Design medianFilter, start of the top module:
module medianFilter(
	output	[7:0]		out, 
	output 	[18:0]	out_address, 
	output				out_valid, 
	output	[18:0]	address_a, 
	output	[18:0]	address_b, 
	input		[7:0]		q_a, 
	input		[7:0]		q_b, 
	input					clk, 
	input 				rst
);
For scale: ~84 I/O pins.
Settings: LEC_CHECK=0, ABC_AREA=1, CAP_MARGIN=20, CORE_MARGIN=2, CORE_UTILIZATION=72, HOLD_SLACK_MARGIN=-0.09, SETUP_SLACK_MARGIN=-0.27, SLEW_MARGIN=20; clock period 4.58 ns.
run.sh (not shown) runs the stock make flow with config.mk's settings and CLKGATE_MAP_FILE=.
The baseline failed in global routing (5_1_grt) (GRT-0232).
Rerun with:
Settings changed: ABC_AREA 1 to not set, CORE_UTILIZATION 72 to 25, HOLD_SLACK_MARGIN -0.09 to not set, PLACE_DENSITY set to 0.6, SETUP_SLACK_MARGIN -0.27 to not set.
Clock period 4.58 ns to 6.67 ns, I/O delays scaled along.
The changed run ran to the end with no violations. Synthesized area is lower by 4.7%. Die size is higher to 2.7 times its value. Synthesized cell count is lower by about 21%.
Rerun with:
Settings changed: ABC_AREA set to 1, CORE_UTILIZATION 25 to 72, CTS_CLUSTER_DIAMETER set to 29, SETUP_SLACK_MARGIN set to 1.46.
Clock period 6.67 ns to 5.63 ns, I/O delays scaled along.
Result: The new run aborted during global routing (5_1_grt). Synthesized area climbs by a few percent. Die area fell by well over a third. Synthesized cell count climbs by a quarter to a third.
Rerun with:
Settings changed: ABC_AREA 1 to not set, CORE_UTILIZATION 72 to 40, CTS_CLUSTER_DIAMETER 29 to not set, SETUP_SLACK_MARGIN 1.46 to not set.
Clock period 5.63 ns to 6.67 ns, I/O delays scaled along.
The changed run went through all stages and came out clean.
Synthesized area fell by 4.7%.
Synthesized cell count fell by 21%.
Die area rose by 70%.

* * *

medianFilter again, from the RTL that the note above started with.
Design medianFilter, start of the top module:
module medianFilter(
	output	[7:0]		out, 
	output 	[18:0]	out_address, 
	output				out_valid, 
	output	[18:0]	address_a, 
	output	[18:0]	address_b, 
	input		[7:0]		q_a, 
	input		[7:0]		q_b, 
	input					clk, 
	input 				rst
);
clock: 2.84 ns
lec_check: 0
cap_margin: 20
core_margin: 2
core_utilization: 72
cts_cluster_diameter: 30
cts_cluster_size: 37
place_density: 0.65
setup_slack_margin: 0.5
slew_margin: 20
The starting point stopped in clock tree synthesis (4_1_cts), error DPL-0038.
Edit:
- CTS_CLUSTER_DIAMETER: 30 -> 361
- CTS_CLUSTER_SIZE: 37 -> 35
- SETUP_SLACK_MARGIN: 0.5 -> 0.82
The new run ended with an error in clock tree synthesis (4_1_cts).
Synthesized cell count does not change.
Area after synthesis does not change.
Die area is unchanged.
Edit:
- ABC_AREA: not set -> 1
- CORE_UTILIZATION: 72 -> 69
- CTS_CLUSTER_DIAMETER: 361 -> not set
- CTS_CLUSTER_SIZE: 35 -> not set
- PLACE_DENSITY: 0.65 -> not set
- SETUP_SLACK_MARGIN: 0.82 -> -0.27
- clock period: 2.84 -> 5.26 ns (I/O delays scaled with it)
The changed run produced a layout that fails on negative setup slack.
Die area rises by about 9%.
Synthesized area rises by about 5%.
Synthesized cell count rises by about 27%.
Edit:
- ABC_AREA: 1 -> not set
- CORE_UTILIZATION: 69 -> 72
- CTS_CLUSTER_DIAMETER: not set -> 319
- CTS_CLUSTER_SIZE: not set -> 98
- PLACE_DENSITY: not set -> 0.39
- SETUP_SLACK_MARGIN: -0.27 -> not set
- clock period: 5.26 -> 4.71 ns (I/O delays scaled with it)
What happened: The new run failed in global routing (5_1_grt) with GRT-0232. Synthesized area decreases by about 5%. Die size decreases by 8.5%. Synthesized cell count decreases by 21%.

* * *

medianFilter again, from the RTL that the note above started with.
clock: 8.75 ns
lec_check: 0
abc_area: 1
cap_margin: 20
cell_pad_in_sites_detail_placement: 2
core_aspect_ratio: 1.46
core_margin: 8
core_utilization: 28
cts_cluster_diameter: 77
gpl_routability_driven: 1
gpl_timing_driven: 0
hold_slack_margin: 0.07
max_routing_layer: met4
min_routing_layer: met2
place_density_lb_addon: 0.29
setup_slack_margin: -0.44
slew_margin: 30
Next try:
- ABC_AREA: 1 -> not set
- CELL_PAD_IN_SITES_DETAIL_PLACEMENT: 2 -> not set
- CORE_ASPECT_RATIO: 1.46 -> not set
- CORE_MARGIN: 8 -> 2
- CORE_UTILIZATION: 28 -> 40
- CTS_CLUSTER_DIAMETER: 77 -> not set
- GPL_ROUTABILITY_DRIVEN: 1 -> not set
- GPL_TIMING_DRIVEN: 0 -> not set
- HOLD_SLACK_MARGIN: 0.07 -> not set
- MAX_ROUTING_LAYER: met4 -> not set
- MIN_ROUTING_LAYER: met2 -> not set
- PLACE_DENSITY: not set -> 0.6
- PLACE_DENSITY_LB_ADDON: 0.29 -> not set
- SETUP_SLACK_MARGIN: -0.44 -> not set
- SLEW_MARGIN: 30 -> 20
- clock period: 8.75 -> 9.42 ns (I/O delays scaled with it)
The changed run finished with timing, DRC and antenna clean. Worst setup slack gains 1300 ps. Synthesized area fell by about 5%. Worst hold slack barely changes. Global-route usage went down by 12 points. Cell count shrinks by 25%. Core utilization increases by 13 points. Die area is lower by 38%. Cell area decreases by about 7%. Clock-buffer cell count increases by 1. Routed wire length shrinks by 37%.
Next try:
- CORE_UTILIZATION: 40 -> 70
- CTS_CLUSTER_DIAMETER: not set -> 31
- PLACE_DENSITY: 0.6 -> not set
- SETUP_SLACK_MARGIN: not set -> -0.37
- clock period: 9.42 -> 5.61 ns (I/O delays scaled with it)
=>
- With this change the flow completed and failed the layout checks on setup timing
- worst hold slack gets better by 15 ps
- via count increases by a little under a tenth
- count of clock-buffer cells in the layout went up by 11
- setup slack is worse by 3100 ps
Next try:
- CORE_UTILIZATION: 70 -> 72
- CTS_CLUSTER_DIAMETER: 31 -> not set
- CTS_CLUSTER_SIZE: not set -> 54
- PLACE_DENSITY: not set -> 0.65
- SETUP_SLACK_MARGIN: -0.37 -> not set
- clock period: 5.61 -> 2.84 ns (I/O delays scaled with it)
=>
- With this change the flow ended with an error in clock tree synthesis (4_1_cts), error DPL-0038
- die area goes down by 2.7%
- area after synthesis stays the same
- synthesized cell count does not change
